run 1:
==> flow/design.v (excerpt) <==
module serial
    (  
      input  clk  
    , input  reset  
    , input  enable  
    , input  can_send
    , input [7:0] data_in
    , input  in_stb
    , output wire [7:0] data_out
    , output wire  out_stb
    );
Size: about 2700 cells after synthesis, roughly 310 flip-flops, ~24000 um2 of cells after synthesis.
==> flow/config.mk <==
export PLATFORM = sky130hd
export DESIGN_NAME = serial
export DESIGN_NICKNAME = serial
export VERILOG_FILES = /design/flow/design.v
export SDC_FILE = /design/flow/constraint.sdc
export NUM_CORES = 4
export LEC_CHECK = 0
export CAP_MARGIN = 20
export CORE_MARGIN = 2
export CORE_UTILIZATION = 66
export SLEW_MARGIN = 20
==> flow/constraint.sdc <==
create_clock -name core_clock -period 5.56 [get_ports {clk}]
set_input_delay 1.1120 -clock core_clock [delete_from_list [all_inputs] [get_ports {clk}]]
set_output_delay 1.1120 -clock core_clock [all_outputs]
set_load 0.01 [all_outputs]
run.sh (not shown) runs the stock make flow with config.mk's settings and CLKGATE_MAP_FILE=.
Run 1: flow complete, layout not clean; failing: setup timing
Input-level comparison between run 2 and run 1:
- CORE_UTILIZATION now 35, was 66
- the clock period (ns, I/O delays scaled along) now 12.2, was 5.56
Results
Number of design-rule violations left by the first detailed-router iteration (run 2 / run 1): 0.929
Utilization run 1 -> run 2: down
Count of nets after finishing ended up 180 lower on run 2 than on run 1.
Between run 2 and run 1, the via count of the first global-routing pass is lower for run 2.
Run 2 ends up with higher delay of the slowest cell on the worst path than run 1 does.
Relative to run 1, critical path data required time has increased by 3.80 ns in run 2.
For placer congestion estimate, dividing the value from run 1 by the value from run 2 gives 1.06.
Higher final worst slack goes to run 2 over run 1.
Where die area is concerned, run 1 is better than run 2.
Compared with run 1, run 2 shows a lower part of the power in combinational logic.
Against run 1, non-clock buffer count in the final layout in run 2 fell by more than half.
The flow did not stop early for run 2: all stages ran, and the layout cleared the timing, design-rule and antenna checks.
[flow] run 1 | stages: complete | final checks: fail | reason: setup timing
Inputs modified between run 2 and run 3:
- changing CORE_UTILIZATION from 35 to 40
- changing the clock period (ns, I/O delays scaled along) from 12.2 to 6.8
[summary]
Relative to run 2, final wirelength increased by about 2% in run 3. Run 3 vs run 2: clock power up by more than half. Changes observed in run 3 relative to run 2: width of the die now sits lower, worst hold slack after final layout now sits at about the same level, number of tapcells shows a reduction of 11%, fraction of area in multi-input gates lower. Max-slew headroom at the worst pin (higher): run 3. Relative to run 2, the final cell area reported for run 3 is higher. Area of the core: run 3 vs run 2 down 12%. Clock network power share, run 3 and run 2: higher on run 3.
diff inputs: run 3 => run 4
- CAP_MARGIN changed from 20 to 0
- CORE_ASPECT_RATIO newly set to 1.08
- MAX_ROUTING_LAYER newly set to met4
- ABC_AREA newly set to 1
- CELL_PAD_IN_SITES_GLOBAL_PLACEMENT newly set to 3
- the clock period (ns, I/O delays scaled along) changed from 6.8 to 10.0
==> comparison <==
Of the two values seen for launch point of the critical path, maybeToBoola_c_ds_app_arg_0[7] was produced by run 4 and maybeToBoola_c_ds_app_arg_0[2] by run 3. Going from run 3 to run 4, total number of cells along the worst setup path increased by 2 relative to the old numbers, fraction of power spent switching nets decreased by 4.2 points relative to the old numbers, maximum frequency increased by about 4.3% relative to the old numbers, setup slack increased by 3.46 ns relative to the old numbers. met2 demand-to-capacity share in global routing for run 4: 9.8 points up relative to run 3. Vias: run 4 above run 3. What run 4 reported for post-detailed-routing wire length has to be multiplied by 0.815 to get the figure for run 3.
Modified inputs, run 5 compared to run 4
- changing CAP_MARGIN from 0 to 20
- removing CORE_ASPECT_RATIO (formerly 1.08)
- removing CELL_PAD_IN_SITES_GLOBAL_PLACEMENT (formerly 3)
- removing MAX_ROUTING_LAYER (formerly met4)
- changing CORE_UTILIZATION from 40 to 72
- changing the clock period (ns, I/O delays scaled along) from 10.0 to 7.03
Results
[compare] base=run 4 new=run 5: routability congestion estimate from global placement higher; share of the clock period used by the worst path climbed 25 points.
Met1 wire length: higher on run 4
Compared to run 4, the router laid down less metal wire for run 5.
In run 5, the starting utilization of the core area came out 32 points above the value in run 4.
Relative to run 5, the following input files were edited for run 6:
- ABC_AREA no longer set, was 1
- CORE_UTILIZATION now 65, was 72
- the clock period (ns, I/O delays scaled along) now 5.56, was 7.03
Results
Run 5 went all the way through the flow, and no timing, DRC or antenna check failed. Run 6 finished all stages; however, its layout fails the closing checks, the failures being setup timing. The number of cells produced by synthesis number comes out lower for run 6 vs run 5. Delta (run 6 minus run 5): filler cell count moved up, post-route cell area comparable, sequential power share has decreased, worst ir drop on vdd fell about 54%.

========
Starting RTL as in the previous note.
Design serial, start of the top module:
module serial
    (  
      input  clk  
    , input  reset  
    , input  enable  
    , input  can_send
    , input [7:0] data_in
    , input  in_stb
    , output wire [7:0] data_out
    , output wire  out_stb
    );
clock: 6.96 ns
lec_check: 0
cap_margin: 20
cell_pad_in_sites_global_placement: 0
core_aspect_ratio: 1.41
core_margin: 2
core_utilization: 67
gpl_routability_driven: 1
gpl_timing_driven: 1
max_routing_layer: met4
place_density_lb_addon: 0.0
slew_margin: 20
tns_end_percent: 85
==> next run, changes <==
- CELL_PAD_IN_SITES_GLOBAL_PLACEMENT: 0 -> unset
- CORE_ASPECT_RATIO: 1.41 -> unset
- CORE_UTILIZATION: 67 -> 72
- CTS_CLUSTER_SIZE: unset -> 50
- GPL_ROUTABILITY_DRIVEN: 1 -> unset
- GPL_TIMING_DRIVEN: 1 -> unset
- MAX_ROUTING_LAYER: met4 -> unset
- TNS_END_PERCENT: 85 -> unset
- clock period: 6.96 -> 5.56 ns (I/O delays scaled with it)
After rerunning:
- The changed run completed, yet does not pass: negative setup slack
- count of clock-buffer cells in the layout came out higher by 8
- global-route usage goes up by 2.9 points
- design area goes up by 7.1%
- total power came out higher by 32%
==> next run, changes <==
- CAP_MARGIN: 20 -> 15
- CORE_UTILIZATION: 72 -> 65
- CTS_CLUSTER_SIZE: 50 -> unset
- PLACE_DENSITY_LB_ADDON: 0.0 -> unset
- TNS_END_PERCENT: unset -> 10
- clock period: 5.56 -> 6.52 ns (I/O delays scaled with it)
Result:
- The changed run completed with no timing, DRC or antenna violations
- power came out lower by 18%
- critical path depth does not change
- wire length decreases by 7.1%
- worst setup slack gains 0.66 ns
- global-route usage drops by 5.1 points
- flip-flop count is unchanged
- non-clock buffer count decreases by 143

========
Setup of exp/delta:
serial again, from the RTL that the note above started with.
Settings: LEC_CHECK=0, ABC_AREA=1, CAP_MARGIN=20, CORE_MARGIN=2, CORE_UTILIZATION=72, CTS_CLUSTER_DIAMETER=332, CTS_CLUSTER_SIZE=10, PLACE_DENSITY=0.36, SETUP_SLACK_MARGIN=1.25, SLEW_MARGIN=20, TNS_END_PERCENT=10; clock period 5.79 ns.
The final layout from exp/delta, which completed every stage, passed the timing, design-rule and antenna checks at the end of the flow.
Modified inputs, exp/pepper compared to exp/delta
Settings: PLACE_DENSITY_LB_ADDON newly set to 0.0; SETUP_SLACK_MARGIN changed from 1.25 to 1.04; ABC_AREA removed (was 1); CTS_CLUSTER_SIZE changed from 10 to 50; TNS_END_PERCENT removed (was 10); CTS_CLUSTER_DIAMETER changed from 332 to 27; PLACE_DENSITY removed (was 0.36); the clock period (ns, I/O delays scaled along) changed from 5.79 to 6.11.
### Flow results
- Re synthesized area: exp/pepper is 6.8% down on exp/delta.
- exp/pepper -> exp/delta: worst hold path cell count delta 0, exact match
- exp/delta reports its highest-power group as registers while exp/pepper reports clock.
- Per the comparison of exp/pepper with exp/delta, relative contribution of combinational cells to total power rose 1.3 points, period utilization went up by 6.3 points.
- Looking at launching instance or port of the critical path, the maybeToBoola_c_ds_app_arg_2[0]$_DFFE_PP0P_ result is from exp/delta; the maybeToBoola_c_ds_app_arg_0[4]$_DFFE_PP0P_ one comes from exp/pepper.
The following lists how exp/lagoon was set up differently from exp/pepper:
Settings: PLACE_DENSITY_LB_ADDON no longer set, was 0.0; CORE_UTILIZATION now 65, was 72; CTS_CLUSTER_DIAMETER no longer set, was 27; CTS_CLUSTER_SIZE no longer set, was 50; SETUP_SLACK_MARGIN no longer set, was 1.04; the clock period (ns, I/O delays scaled along) now 7.85, was 6.11.
## What came out
Run comparison: exp/pepper first element of the critical path maybeToBoola_c_ds_app_arg_0[4]$_DFFE_PP0P_; exp/lagoon first element of the critical path maybeToBoola_c_ds_app_arg_0[8]$_DFFE_PP0P_
Part of the total power dissipated in combinational logic ended up 1.1 points higher on exp/lagoon than on exp/pepper.
Going from exp/pepper to exp/lagoon, first-iteration DRC count shrank by more than a quarter.
Diff exp/pepper -> exp/lagoon | power dissipated by switching net loads | down by more than a quarter

========
Setup of run A:
Starting RTL as in the previous note.
## serial
module serial
    (  
      input  clk  
    , input  reset  
    , input  enable  
    , input  can_send
    , input [7:0] data_in
    , input  in_stb
    , output wire [7:0] data_out
    , output wire  out_stb
    );
  wire [8:0] c_ds_app_arg;
  wire  c_ds_app_arg_0;
  reg [5:0] maybeToBoola_c_ds_app_arg;
  wire [7:0] c_ds_app_arg_1;
  wire [6:0] result_0;
  wire [7:0] a;
  wire [12:0] result_1;
  reg [6:0] result_2;
  wire [6:0] c_case_alt;
  reg [6:0] c_case_alt_0;
  wire [1:0] dir;
  wire [6:0] c_case_alt_1;
  wire [6:0] c_case_alt_2;
  wire [6:0] c_case_alt_3;
  wire [3:0] a1;
  reg [4:0] inp_n;
  wire signed [63:0] c_inp_n_app_arg;
  reg [5:0] c_app_arg;
  wire [5:0] c_case_alt_4;
  reg [5:0] c_case_alt_5;
  reg [5:0] c_case_alt_6;
  wire [0:0] ctr;
  wire [1:0] ctr_0;
  wire [2:0] ctr_1;
  reg [5:0] result_3;
  reg [5:0] c_case_alt_7;
  reg [5:0] c_case_alt_8;
  reg [5:0] c_case_alt_9;
  wire [20:0] c_case_scrut;
  wire signed [63:0] wild;
  wire signed [63:0] c_wild_app_arg;
  wire  c_ds_app_arg_2;
  reg [31:0] maybeToBoola_c_ds_app_arg_0;
  wire [5:0] c_ds_app_arg_3;
  wire [32:0] result_4;
  wire [5:0] a_0;
  wire signed [63:0] c_r_app_arg;
  wire [15:0] result_5;
  wire signed [63:0] c_ds1_app_arg;
  wire [16:0] r;
  ...
Settings: LEC_CHECK=0, CAP_MARGIN=20, CELL_PAD_IN_SITES_GLOBAL_PLACEMENT=3, CORE_ASPECT_RATIO=1.41, CORE_MARGIN=2, CORE_UTILIZATION=48, GPL_ROUTABILITY_DRIVEN=1, GPL_TIMING_DRIVEN=0, MAX_ROUTING_LAYER=met4, PLACE_DENSITY=0.43, SLEW_MARGIN=20, TNS_END_PERCENT=85; clock period 11.2 ns.
## Diff of input files: run B against run A
Settings: CORE_UTILIZATION now 56, was 48; GPL_TIMING_DRIVEN now 1, was 0; CELL_PAD_IN_SITES_GLOBAL_PLACEMENT now 1, was 3.
==> results <==
- Looking at capturing element of the worst setup path, the data_out[2] result is from run A; the data_out[6] one comes from run B.
- Diff run A -> run B: largest net degree at the start of global routing moved up; net load switching power moved down; internal portion of total power moved up; floorplan row count moved down; relative contribution of combinational cells to total power moved down.
- Any difference in share of the synthesized netlist area taken by xor and xnor gates between run A and run B is small enough to ignore.
- Run B vs run A: via count of the first global-routing pass down by a few percent
- The final reports for run B and run A show area of the chip lower in the former.
- | power in sequential cells | higher: run B |
- Of run B and run A, it is run B that has the lower total power.
- Taking run A as the reference point, the highest cell delay on the worst timing path of run B rises by 40 ps.
Here is what was changed in the inputs of run C compared with run B.
Settings: CORE_UTILIZATION now 72, was 56; PLACE_DENSITY no longer set, was 0.43; PLACE_DENSITY_LB_ADDON now 0.0, previously not set; CELL_PAD_IN_SITES_GLOBAL_PLACEMENT now 0, was 1; SETUP_SLACK_MARGIN now 1.95, previously not set; the clock period (ns, I/O delays scaled along) now 6.82, was 11.2.
From run B to run C the numbers moved as follows: fraction of the cycle the final worst path needs climbed 28 points; count of cell instances traversed by the critical path climbed 10.
Of the two candidates, run B has the better worst slack at placement and run C the worse one.
Looking only at standard-cell row count, and setting everything else aside, the lower value of run B and run C goes to run C.
Going from run B to run C, floorplan die height moved down; non-clock buffer count has increased; met2 routing resource usage after global routing went up by 13 points.
No stage failed in run C, and the final checks on the layout all came back clean.
The path type of the worst setup path comes out reg2out in one run and reg2reg in the other, namely in run B and run C respectively.
Input changes introduced in run D (baseline for comparison: run C):
Settings: SETUP_SLACK_MARGIN changed from 1.95 to 1.91; the clock period (ns, I/O delays scaled along) changed from 6.82 to 6.66.
--- outcome ---
- Any difference in global-route met1 utilization between run D and run C is small enough to ignore.
- Run D against run C; cell-internal power is down slightly.
- | non-clock buffering overhead in the final layout | higher: run D |
- Post-placement cell count across run C and run D: no real change.
- Any difference in fraction of area in registers between run D and run C is small enough to ignore.
### run D -> run E
Settings: GPL_ROUTABILITY_DRIVEN: 1 -> unset; CELL_PAD_IN_SITES_GLOBAL_PLACEMENT: 0 -> unset; TNS_END_PERCENT: 85 -> unset; SETUP_SLACK_MARGIN: 1.91 -> 1.46; GPL_TIMING_DRIVEN: 1 -> unset; CORE_ASPECT_RATIO: 1.41 -> unset; CTS_CLUSTER_SIZE: unset -> 50; the clock period (ns, I/O delays scaled along): 6.66 -> 4.92.
--- outcome ---
Run E vs. run D: share of synthesized area spent on multiplexers was more or less identical; standard-cell row count went down by 12; total of cells resized after clock tree synthesis went up by 45%; chip area was more or less identical. In the reports for run E and run D, the smaller final weighted congestion in routability-driven placement belongs to run E. In summary, run D completed successfully, with a layout that passed the timing, design-rule and antenna checks. Status: run E FAILED at global routing (5_1_grt) (tool error). Total CTS buffers was lower in run D than in run E.
### run E -> run F
Settings: SETUP_SLACK_MARGIN no longer set, was 1.46; PLACE_DENSITY_LB_ADDON no longer set, was 0.0; PLACE_DENSITY now 0.35, previously not set; HOLD_SLACK_MARGIN now -0.1, previously not set; MAX_ROUTING_LAYER no longer set, was met4; the clock period (ns, I/O delays scaled along) now 5.02, was 4.92.
### Flow results
Between run F and run E, the instance area after placement is higher for run E.
Run F -> run E: number of nets at floorplan delta 0, exact match
Although it ran to completion, run F produced a layout that fails the final checks because of setup timing.
Number of gates resized after cts sits lower in run F than in run E.

========
## build 40
Starting RTL as in the previous note.
make LEC_CHECK=0 ABC_AREA=1 CAP_MARGIN=40 CELL_PAD_IN_SITES_DETAIL_PLACEMENT=1 CELL_PAD_IN_SITES_GLOBAL_PLACEMENT=3 CORE_ASPECT_RATIO=0.71 CORE_MARGIN=2 CORE_UTILIZATION=46 CTS_CLUSTER_DIAMETER=62 GPL_ROUTABILITY_DRIVEN=1 HOLD_SLACK_MARGIN=0.29 MAX_ROUTING_LAYER=met5 SETUP_SLACK_MARGIN=0.97 SLEW_MARGIN=20 TNS_END_PERCENT=35 finish   # period 12.0 ns
Build 40 failed in 3_1_place_gp_skip_io with GPL-0301.
Input-level comparison between build 45 and build 40:
- ABC_AREA no longer set, was 1
- SETUP_SLACK_MARGIN no longer set, was 0.97
- CELL_PAD_IN_SITES_GLOBAL_PLACEMENT no longer set, was 3
- TNS_END_PERCENT no longer set, was 35
- GPL_ROUTABILITY_DRIVEN no longer set, was 1
- CAP_MARGIN now 20, was 40
- CELL_PAD_IN_SITES_DETAIL_PLACEMENT no longer set, was 1
- CTS_CLUSTER_DIAMETER no longer set, was 62
- CORE_ASPECT_RATIO no longer set, was 0.71
- HOLD_SLACK_MARGIN no longer set, was 0.29
- MAX_ROUTING_LAYER no longer set, was met5
- CORE_UTILIZATION now 40, was 46
- the clock period (ns, I/O delays scaled along) now 10.0, was 12.0
Results
- Post-synthesis area per instance on build 45 is up relative to build 40.
- On area of the core region: between build 40 and build 45, it ends up lower for build 40.
- Build 45 vs. build 40: row count moved up; height of the die has increased.
- Row die area: build 45 higher / build 40 lower
- Changes observed in build 45 relative to build 40: cell count after synthesis -860; xor and xnor area share after synthesis +0.71 points; area fraction in full adders, half adders and majority gates +1.6 points; sequential-to-total area share from yosys stat +2.2 points.
- Build 45 was carried through to the last stage, and its layout satisfied the timing, design-rule and antenna checks.
Setup changes, build 45 to build 30
- MAX_ROUTING_LAYER: unset -> met4
- CAP_MARGIN: 20 -> 15
- CORE_UTILIZATION: 40 -> 65
- the clock period (ns, I/O delays scaled along): 10.0 -> 6.48
Notes after the runs:
From build 45 to build 30 the numbers moved as follows: global-route usage rose 15 points, final cell count fell by 268.
[build 30 vs build 45] clock period minus final worst setup slack: lower in build 30
Re area added between synthesis and finish: build 30 is 0.18 points down on build 45.
Going from build 45 to build 30, the worst setup slack was found to have gone down by 3.09 ns.
Summary of build 30 over build 45: via count of the first global-routing pass now sits higher; routed via count higher; worst path required time down 3.48 ns.
--- input diff build 30..build 90 ---
- MAX_ROUTING_LAYER: met4 -> unset
- CORE_UTILIZATION: 65 -> 57
- CAP_MARGIN: 15 -> 20
- the clock period (ns, I/O delays scaled along): 6.48 -> 6.8
### Flow results
Diff build 90..build 30 | final-layout setup total negative slack | unchanged
Looking at global-route wire length before repair, build 90 sits 3.1% above build 30.
Looking at ratio of final minimum period to clock period, build 90 sits 0.97 points below build 30.
Build 90 against build 30: sum of net half-perimeters after detailed placement increased 1.8 mm, part of the total power dissipated in sequential elements increased 0.8 points, final standard cell count with taps included and fillers excluded increased 54, growth of design area from synthesis to finish decreased 0.25 points.
Diff build 90 and build 30: critical path depth higher in build 90
Edits applied to the flow inputs when going from build 90 to build 67:
- putting TNS_END_PERCENT at 40 where nothing was set
- putting CTS_CLUSTER_SIZE at 62 where nothing was set
- putting GPL_ROUTABILITY_DRIVEN at 0 where nothing was set
- putting SETUP_SLACK_MARGIN at 2.19 where nothing was set
- swapping 57 for 40 in CORE_UTILIZATION
- putting MAX_ROUTING_LAYER at met4 where nothing was set
- swapping 6.8 for 10.0 in the clock period (ns, I/O delays scaled along)
Findings:
Diff build 90 -> build 67: time the final worst path needs with I/O delays and setup rose 0.31 ns; global-route usage lower; final design area excluding fillers grew by 150 µm²; total number of vias has decreased. Between build 90 and build 67, fmax decreased. Going from build 90 to build 67, the die area was enlarged. Compared with build 90, build 67 shows a lower relative area of non-clock buffer cells in the final design. When build 67 is set beside build 90, its flop share of the area turns out to be 0.17 points smaller. Compared with build 90, build 67 shows a lower total power.
Inputs modified between build 67 and build 74:
- putting PLACE_DENSITY at 0.76 where nothing was set
- putting MIN_ROUTING_LAYER at met2 where nothing was set
- swapping 0 for 1 in GPL_ROUTABILITY_DRIVEN
==> comparison <==
- Pin count of the biggest net entering global routing: build 74 lower than build 67
- Looking at utilization, build 74 sits below build 67.
- Changes observed in build 74 relative to build 67: area occupied by registers level, critical path's largest stage delay moved down.
- The cell count of build 74 and that of build 67 are within noise of each other.
- Relative slew slack in build 74 is 11 points below build 67.
- Detailed route, build 74 vs build 67: via total higher for build 74
- Compared with build 67, build 74 is more frugal on power.
- Build 74 vs build 67 on final worst-path setup slack: build 74 is the lower one.
- Summary of build 74 over build 67: initial antenna violation count +3, highest clock rate down about 5%.
No activity file was given, so power comes from the tool's default toggle rates.
